// Calculator_top
module Calculator_top(
    input wire [3:0] a, 
    input wire [3:0] b,
    input wire clk, 
    input wire rst, 
    input wire enter, 
    input wire back,
    input wire up, 
    input wire down,
    output wire [3:0] an, 
    output wire [7:0] seg,
    output reg bin_ind
);
For scale: ~1,500 cells after synthesis, ~250 flip-flops, about 27 I/O pins, about 13,000 um2 of cells after synthesis.
==> flow/config.mk <==
export PLATFORM = sky130hd
export DESIGN_NAME = Calculator_top
export DESIGN_NICKNAME = Calculator_top
export VERILOG_FILES = /design/flow/design.v
export SDC_FILE = /design/flow/constraint.sdc
export NUM_CORES = 4
export LEC_CHECK = 0
export CAP_MARGIN = 35
export CORE_MARGIN = 2
export CORE_UTILIZATION = 68
export GPL_ROUTABILITY_DRIVEN = 1
export MIN_ROUTING_LAYER = met1
export SLEW_MARGIN = 20
==> flow/constraint.sdc <==
create_clock -name core_clock -period 8.61 [get_ports {clk}]
set_input_delay 1.7220 -clock core_clock [delete_from_list [all_inputs] [get_ports {clk}]]
set_output_delay 1.7220 -clock core_clock [all_outputs]
set_load 0.01 [all_outputs]
run.sh (not shown) runs the stock make flow with config.mk's settings and CLKGATE_MAP_FILE=.
The first run finished with setup timing left.
Change:
CORE_UTILIZATION = 72   (was 68)
PLACE_DENSITY_LB_ADDON = 0.0   (was default)
SETUP_SLACK_MARGIN = 2.5   (was default)
The changed run completed, yet does not pass: setup timing.
Count of clock-buffer cells in the layout decreases by 1.
Final area went up by about 4%.
Total power increases by 2.0%.
Clock skew barely changes.
Global-route usage increases by 5.5 points.
Change:
ABC_AREA = 1   (was default)
CAP_MARGIN = 30   (was 35)
CORE_MARGIN = 7   (was 2)
CORE_UTILIZATION = 24   (was 72)
CTS_CLUSTER_SIZE = 59   (was default)
PLACE_DENSITY_LB_ADDON = default   (was 0.0)
SETUP_SLACK_MARGIN = default   (was 2.5)
clock period = 6.52 ns   (was 8.61 ns; I/O delays follow)
=> The new run reached the layout checks and failed them: setup timing; design area went up slightly; via count is lower by roughly a tenth; wire length goes down by a quarter to a third; worst hold slack gets better by 5.3 ps; clock skew hardly moves; synthesized area goes down slightly; global-route usage falls by 25 points; setup slack loses 1000 ps; total power climbs by well over a third; clock-buffer cell count falls by 3.

---

Starting RTL as in the previous note.
clock: 16.1 ns
lec_check: 0
abc_area: 1
cap_margin: 10
cell_pad_in_sites_detail_placement: 2
core_margin: 2
core_utilization: 65
gpl_routability_driven: 0
gpl_timing_driven: 0
hold_slack_margin: 0.01
min_routing_layer: met2
slew_margin: 20
The first run ended with an error in 3_5_place_dp.
Edit:
Settings changed: ABC_AREA 1 to unset, CAP_MARGIN 10 to 20, CELL_PAD_IN_SITES_DETAIL_PLACEMENT 2 to unset, CORE_UTILIZATION 65 to 40, GPL_ROUTABILITY_DRIVEN 0 to unset, GPL_TIMING_DRIVEN 0 to unset, HOLD_SLACK_MARGIN 0.01 to unset, MIN_ROUTING_LAYER met2 to unset.
Clock period 16.1 ns to 11.5 ns, I/O delays scaled along.
The changed run ran to the end with no violations.
Synthesized cell count went down by 12%.
Die area went up by 64%.
Area after synthesis went up by about 2%.
Edit:
Settings changed: CORE_UTILIZATION 40 to 70, CTS_CLUSTER_SIZE set to 39, SETUP_SLACK_MARGIN set to -0.62.
Clock period 11.5 ns to 11.7 ns, I/O delays scaled along.
- clock power shrinks by 12%
- critical path depth grows by 1
- core utilization grows by 33 points
- hold slack is worse by 4.0 ps
- non-clock buffer count shrinks by 12
- synthesized area does not change
- combinational power shrinks by 8.1%
- count of clock-buffer cells in the layout shrinks by 5

---

## lane 1
Calculator_top again, from the RTL that the note above started with.
Settings: LEC_CHECK=0, CAP_MARGIN=10, CORE_MARGIN=2, CORE_UTILIZATION=40, GPL_ROUTABILITY_DRIVEN=0, GPL_TIMING_DRIVEN=0, HOLD_SLACK_MARGIN=0.01, MIN_ROUTING_LAYER=met2, SLEW_MARGIN=20; clock period 16.1 ns.
Lane 1 ended with every stage complete and zero timing, DRC or antenna violations.
Changes in lane 2 relative to lane 1:
# lane 1
export LEC_CHECK = 0
export CAP_MARGIN = 10
export CORE_MARGIN = 2
export CORE_UTILIZATION = 40
export GPL_ROUTABILITY_DRIVEN = 0
export GPL_TIMING_DRIVEN = 0
export HOLD_SLACK_MARGIN = 0.01
export MIN_ROUTING_LAYER = met2
export SLEW_MARGIN = 20
create_clock -name core_clock -period 16.1 [get_ports {clk}]
# lane 2
export LEC_CHECK = 0
export CAP_MARGIN = 20
export CORE_MARGIN = 2
export CORE_UTILIZATION = 66
export SLEW_MARGIN = 20
create_clock -name core_clock -period 11.5 [get_ports {clk}]
Notes after the runs:
Taking lane 1 as the reference, in lane 2 final routed wirelength across all metal layers now sits lower; global-route usage over all layers +0.35 points; area of all placed cells without fillers lower.
Relative to lane 2, the following input files were edited for lane 3:
# lane 2
export LEC_CHECK = 0
export CAP_MARGIN = 20
export CORE_MARGIN = 2
export CORE_UTILIZATION = 66
export SLEW_MARGIN = 20
create_clock -name core_clock -period 11.5 [get_ports {clk}]
# lane 3
export LEC_CHECK = 0
export ABC_AREA = 1
export CAP_MARGIN = 20
export CORE_MARGIN = 2
export CORE_UTILIZATION = 72
export CTS_CLUSTER_SIZE = 23
export SLEW_MARGIN = 20
create_clock -name core_clock -period 7.93 [get_ports {clk}]
==> comparison <==
Layout checks on lane 3: not met. Flow itself completed; violations: setup timing.
Total routing usage reported by global routing, lane 3 and lane 2, higher one = lane 3.
| met3 capacity usage during global routing | lane 3 vs lane 2 | 1.1 points higher |
Sort lane 3 and lane 2 by met1 usage desc -> top: lane 3
Area of the chip of lane 3 falls short of that of lane 2 by a little under 10%.
Wire length delta for lane 3 relative to lane 2: about 46% higher
Edits applied to the flow inputs when going from lane 3 to lane 4:
# lane 3
export LEC_CHECK = 0
export ABC_AREA = 1
export CAP_MARGIN = 20
export CORE_MARGIN = 2
export CORE_UTILIZATION = 72
export CTS_CLUSTER_SIZE = 23
export SLEW_MARGIN = 20
create_clock -name core_clock -period 7.93 [get_ports {clk}]
# lane 4
export LEC_CHECK = 0
export ABC_AREA = 1
export CAP_MARGIN = 20
export CORE_MARGIN = 2
export CORE_UTILIZATION = 72
export CTS_CLUSTER_DIAMETER = 101
export SLEW_MARGIN = 20
create_clock -name core_clock -period 8.13 [get_ports {clk}]
## What came out
Although lane 4 finished all stages, its layout failed final checks on setup timing. From lane 3 to lane 4 the numbers moved as follows: non-clock buffer instance count of the final layout now smaller; logic depth of the worst path, buffers included shows a reduction of about 3.2%; fraction of met3 tracks used by global routing went up; via count moved down; final cell count without fillers down about 0.5%. Compared to lane 3, lane 4 has worst hold margin 0.010 ns lower. Cmp lane 4 vs lane 3: vias per cell lower in lane 4.

---

Starting RTL as in the previous note.
## Calculator_top
module Calculator_top(
    input wire [3:0] a, 
    input wire [3:0] b,
    input wire clk, 
    input wire rst, 
    input wire enter, 
    input wire back,
    input wire up, 
    input wire down,
    output wire [3:0] an, 
    output wire [7:0] seg,
    output reg bin_ind
);
    reg [2:0] op; 
    wire [7:0] calculator_result;  
    reg [31:0] display_value;  
    reg convert_value_enable;  
    wire up_d; wire down_d; wire enter_d; wire back_d; wire rst_d;  
    Debounce dd(.btn(down), .clk(clk), .led(down_d));
    Debounce ud(.btn(up), .clk(clk), .led(up_d));
    Debounce ed(.btn(enter), .clk(clk), .led(enter_d));
    Debounce bd(.btn(back), .clk(clk), .led(back_d));
    Debounce rd(.btn(rst), .clk(clk), .led(rst_d)); 
    Calculator calc(.a(a), .b(b), .op(op), .out(calculator_result));
    wire [15:0] BCD_result; 
    reg [11:0] value_to_convert; 
    wire bcd_val_rdy; 
    val_bcd VAL(.clk(clk), .reset(rst_d), .en(convert_value_enable), .count(value_to_convert), .rdy(bcd_val_rdy), .BCD(BCD_result));
    wire [31:0] BCD_seg;
    reg [31:0] BCD_seg_buffer;
    bcd_seg A(.BCD(BCD_result[15:12]),.s(BCD_seg[31:24]));
    bcd_seg B(.BCD(BCD_result[11:8]),.s(BCD_seg[23:16]));
    bcd_seg C(.BCD(BCD_result[7:4]),.s(BCD_seg[15:8]));
    bcd_seg D(.BCD(BCD_result[3:0]),.s(BCD_seg[7:0]));
    wire [31:0] op_seg;
    op_seg OPS(.OP(op), .s(op_seg)); 
    parameter DISP_ZEROS = 32'b0000_0011_0000_0011_0000_0011_0000_0011;
    Multi_Driver md(.segValues(display_value), .clk(clk), .rst(rst_d), .an(an), .seg(seg));
    parameter IDLE = 0;  
    parameter VALUE_SET = 1;
    parameter CONV = 2;  
    parameter RES = 3;  
    parameter OP = 4;  
    reg [1:0] result_neg; 
    reg [2:0] cs;  
    reg [2:0] ns;  
    always @(posedge clk) begin
        if(op < 4) begin  
            value_to_convert <= (1000 * calculator_result[3]) + (100 * calculator_result[2]) + (10 * calculator_result[1]) + (calculator_result[0]);
        end 
        else if(op == 5) begin  
             if(calculator_result[7]) begin  
                 result_neg[0] <= 1; 
                 value_to_convert <= {{8{1'b0}}, ((~calculator_result) + 1) & 4'b1111};  
  ...
Settings: LEC_CHECK=0, CAP_MARGIN=20, CORE_MARGIN=2, CORE_UTILIZATION=58, CTS_CLUSTER_SIZE=72, HOLD_SLACK_MARGIN=-0.1, SETUP_SLACK_MARGIN=1.15, SLEW_MARGIN=20, TNS_END_PERCENT=5; clock period 6.54 ns.
The starting point produced a layout that fails on setup timing.
Edit:
- CORE_UTILIZATION: 58 -> 40
- CTS_CLUSTER_SIZE: 72 -> not set
- HOLD_SLACK_MARGIN: -0.1 -> not set
- SETUP_SLACK_MARGIN: 1.15 -> 2.96
- TNS_END_PERCENT: 5 -> not set
- clock period: 6.54 -> 11.5 ns (I/O delays scaled with it)
Outcome: Now the flow finished with timing, DRC and antenna clean; final area drops slightly; worst hold slack is worse by 4.0 ps; synthesized area does not change; setup slack gains 3600 ps; global-route usage goes down by 8.3 points; critical path depth went up by 1.
Edit:
- CORE_UTILIZATION: 40 -> 66
- SETUP_SLACK_MARGIN: 2.96 -> not set
- clock period: 11.5 -> 6.41 ns (I/O delays scaled with it)
Effect:
- With this change the flow finished but failed the layout checks on setup timing
- via count rose by 5.1%
- sequential cell count does not change
- routed wire length rose by about 5%
- final area rose by 1.7%
- total power rose by 86%
- area after synthesis stays the same
- die area fell by 39%
Edit:
- CORE_UTILIZATION: 66 -> 70
- CTS_CLUSTER_DIAMETER: not set -> 101
- clock period: 6.41 -> 9.85 ns (I/O delays scaled with it)
What happened:
- The new run finished but fails on setup timing
- combinational power decreases by well over a third
- synthesized cell count is unchanged
- design area decreases by a few percent
- power decreases by well over a third
Edit:
- ABC_AREA: not set -> 1
- CORE_UTILIZATION: 70 -> 65
- CTS_CLUSTER_DIAMETER: 101 -> 400
- clock period: 9.85 -> 6.41 ns (I/O delays scaled with it)
Outcome:
- The new run ran to the end with violations: setup timing
- die area is higher by 5.4%
- worst setup slack is worse by 2000 ps
- clock power grows by 58%
- routed wire length grows by 4.7%
- cell count climbs by 18%
- total power increases by 150%

---

Calculator_top again, from the RTL that the note above started with.
==> flow/config.mk <==
export PLATFORM = sky130hd
export DESIGN_NAME = Calculator_top
export DESIGN_NICKNAME = Calculator_top
export VERILOG_FILES = /design/flow/design.v
export SDC_FILE = /design/flow/constraint.sdc
export NUM_CORES = 4
export LEC_CHECK = 0
export CAP_MARGIN = 20
export CORE_MARGIN = 2
export CORE_UTILIZATION = 68
export CTS_CLUSTER_SIZE = 39
export SETUP_SLACK_MARGIN = -0.62
export SLEW_MARGIN = 20
==> flow/constraint.sdc <==
create_clock -name core_clock -period 11.7 [get_ports {clk}]
set_input_delay 2.3400 -clock core_clock [delete_from_list [all_inputs] [get_ports {clk}]]
set_output_delay 2.3400 -clock core_clock [all_outputs]
set_load 0.01 [all_outputs]
Edit:
CORE_UTILIZATION = 58   (was 68)
CTS_CLUSTER_SIZE = unset   (was 39)
clock period = 10.9 ns   (was 11.7 ns; I/O delays follow)
Effect:
- The new run finished with timing, DRC and antenna clean
- utilization shrinks by 9.6 points
- total power grows by about 13%
- design area grows by 2.5%
- non-clock buffer count grows by 33
- count of clock-buffer cells in the layout shrinks by 7
- worst setup slack is worse by 0.090 ns
Edit:
ABC_AREA = 1   (was unset)
CORE_UTILIZATION = 68   (was 58)
SETUP_SLACK_MARGIN = unset   (was -0.62)
clock period = 10.7 ns   (was 10.9 ns; I/O delays follow)
After rerunning: Synthesized cell count is higher by 14%; first-iteration DRC count falls by 21%; worst hold slack gets better by 0.015 ns; setup slack improved by 0.43 ns; register-to-register slack improves by 0.05 ns; cell count grows by 9.2%; clock-buffer cell count went up by 4; synthesized area came out lower by 2.0%; clock skew grows by 0.021 ns; routed wire length goes down by 3.2%; sequential cell count is unchanged.

---

Setup of run 1:
Starting RTL as in the previous note.
Settings: LEC_CHECK=0, CAP_MARGIN=10, CORE_MARGIN=2, CORE_UTILIZATION=40, GPL_ROUTABILITY_DRIVEN=0, GPL_TIMING_DRIVEN=0, SLEW_MARGIN=20; clock period 12.0 ns.
Inputs modified between run 1 and run 2:
diff --git a/flow/config.mk b/flow/config.mk
--- a/flow/config.mk
+++ b/flow/config.mk
@@ -7,7 +7,6 @@
 export LEC_CHECK = 0
-export CAP_MARGIN = 10
-export CORE_MARGIN = 2
+export CAP_MARGIN = 20
+export CELL_PAD_IN_SITES_GLOBAL_PLACEMENT = 3
+export CORE_MARGIN = 6
 export CORE_UTILIZATION = 40
-export GPL_ROUTABILITY_DRIVEN = 0
-export GPL_TIMING_DRIVEN = 0
 export SLEW_MARGIN = 20
### Flow results
Reported for run 2 and run 1, yosys stat chip area turned out identical to the last digit.
Wire: run 2 routes more than run 1
On run 2: number of well taps is 6 lower than what run 1 gave.
Delta(met3 layer wire length in the routed design, run 2 - run 1) < 0
Looking at worst setup slack, run 2 sits 0.11 ns higher than run 1 does.
According to the power report, total power for run 2 is higher than for run 1.
Relative to run 2, the following input files were edited for run 3:
diff --git a/flow/config.mk b/flow/config.mk
--- a/flow/config.mk
+++ b/flow/config.mk
@@ -8,4 +8,3 @@
 export CAP_MARGIN = 20
-export CELL_PAD_IN_SITES_GLOBAL_PLACEMENT = 3
-export CORE_MARGIN = 6
+export CORE_MARGIN = 2
 export CORE_UTILIZATION = 40
## What came out
Run 2 → run 3: arrival time reported for the critical path endpoint rose 0.13 ns; clock buffer and inverter area fraction after layout rose 0.25 points.
When the final numbers for run 2 and run 3 were put side by side, the post-detailed-route wirelength per cell turned out to be greater in run 2.
The following lists how run 4 was set up differently from run 3:
diff --git a/flow/config.mk b/flow/config.mk
--- a/flow/config.mk
+++ b/flow/config.mk
@@ -9,3 +9,5 @@
 export CORE_MARGIN = 2
-export CORE_UTILIZATION = 40
+export CORE_UTILIZATION = 68
+export CTS_CLUSTER_SIZE = 50
+export SETUP_SLACK_MARGIN = -0.62
 export SLEW_MARGIN = 20
==> flow/constraint.sdc <==
create_clock -name core_clock -period 11.7 [get_ports {clk}]
set_input_delay 2.3400 -clock core_clock [delete_from_list [all_inputs] [get_ports {clk}]]
set_output_delay 2.3400 -clock core_clock [all_outputs]
set_load 0.01 [all_outputs]
==> comparison <==
As far as chip area from the yosys synthesis statistics goes, run 3 and run 4 are indistinguishable; the numbers are identical.
Higher global-route usage was reported by run 4, not run 3.
The run showing the smaller total cell area at the placement stage is run 4.

---

Calculator_top again, from the RTL that the note above started with.
make LEC_CHECK=0 ABC_AREA=1 CAP_MARGIN=20 CORE_MARGIN=2 CORE_UTILIZATION=72 CTS_CLUSTER_DIAMETER=101 CTS_CLUSTER_SIZE=13 PLACE_DENSITY_LB_ADDON=0.1 SETUP_SLACK_MARGIN=2.14 SLEW_MARGIN=20 finish   # period 8.13 ns
The starting point produced a layout that fails on negative setup slack.
==> next run, changes <==
--- a/flow/config.mk
+++ b/flow/config.mk
@@ -8,9 +8,8 @@
 export ABC_AREA = 1
-export CAP_MARGIN = 20
+export CAP_MARGIN = 5
 export CORE_MARGIN = 2
 export CORE_UTILIZATION = 72
-export CTS_CLUSTER_DIAMETER = 101
-export CTS_CLUSTER_SIZE = 13
-export PLACE_DENSITY_LB_ADDON = 0.1
-export SETUP_SLACK_MARGIN = 2.14
+export CTS_CLUSTER_SIZE = 24
+export GPL_ROUTABILITY_DRIVEN = 1
+export MIN_ROUTING_LAYER = met1
 export SLEW_MARGIN = 20
Result:
- The new run reached the layout checks and failed them: negative setup slack
- sequential power is about the same
- worst hold slack is worse by 0.0073 ns
- global-route usage fell by 0.26 points
- area after synthesis stays the same
==> next run, changes <==
--- a/flow/config.mk
+++ b/flow/config.mk
@@ -10,4 +10,3 @@
 export CORE_MARGIN = 2
-export CORE_UTILIZATION = 72
-export CTS_CLUSTER_SIZE = 24
+export CORE_UTILIZATION = 68
 export GPL_ROUTABILITY_DRIVEN = 1
==> flow/constraint.sdc (replaced) <==
create_clock -name core_clock -period 7.25 [get_ports {clk}]
set_input_delay 1.4500 -clock core_clock [delete_from_list [all_inputs] [get_ports {clk}]]
set_output_delay 1.4500 -clock core_clock [all_outputs]
set_load 0.01 [all_outputs]
What happened: The new run reached the layout checks and failed them: negative setup slack. Sequential share of layout area is lower by 0.24 points. Utilization drops by 3.5 points. Via count went down by 1.6%. Worst setup slack loses 0.90 ns. Clock skew is lower by 0.013 ns. Cell count rises by 2.0%. Design area went up by 0.71%.
==> next run, changes <==
--- a/flow/config.mk
+++ b/flow/config.mk
@@ -7,8 +7,8 @@
 export LEC_CHECK = 0
-export ABC_AREA = 1
-export CAP_MARGIN = 5
+export CAP_MARGIN = 35
 export CORE_MARGIN = 2
-export CORE_UTILIZATION = 68
+export CORE_UTILIZATION = 64
 export GPL_ROUTABILITY_DRIVEN = 1
 export MIN_ROUTING_LAYER = met1
+export PLACE_DENSITY_LB_ADDON = 0.08
 export SLEW_MARGIN = 20
==> flow/constraint.sdc (replaced) <==
create_clock -name core_clock -period 4.2 [get_ports {clk}]
set_input_delay 0.8400 -clock core_clock [delete_from_list [all_inputs] [get_ports {clk}]]
set_output_delay 0.8400 -clock core_clock [all_outputs]
set_load 0.01 [all_outputs]
Result: The changed run reached the layout checks and failed them: negative setup slack; wire length drops by about 7%; final cell count drops by 8.4%; clock-buffer cell count drops by 2; clock skew climbs by 0.021 ns; critical path depth drops by 13; setup slack degrades by 2.0 ns; combinational power drops by 55%; via count drops by 7.0%.
Power and IR drop assume default switching activity.
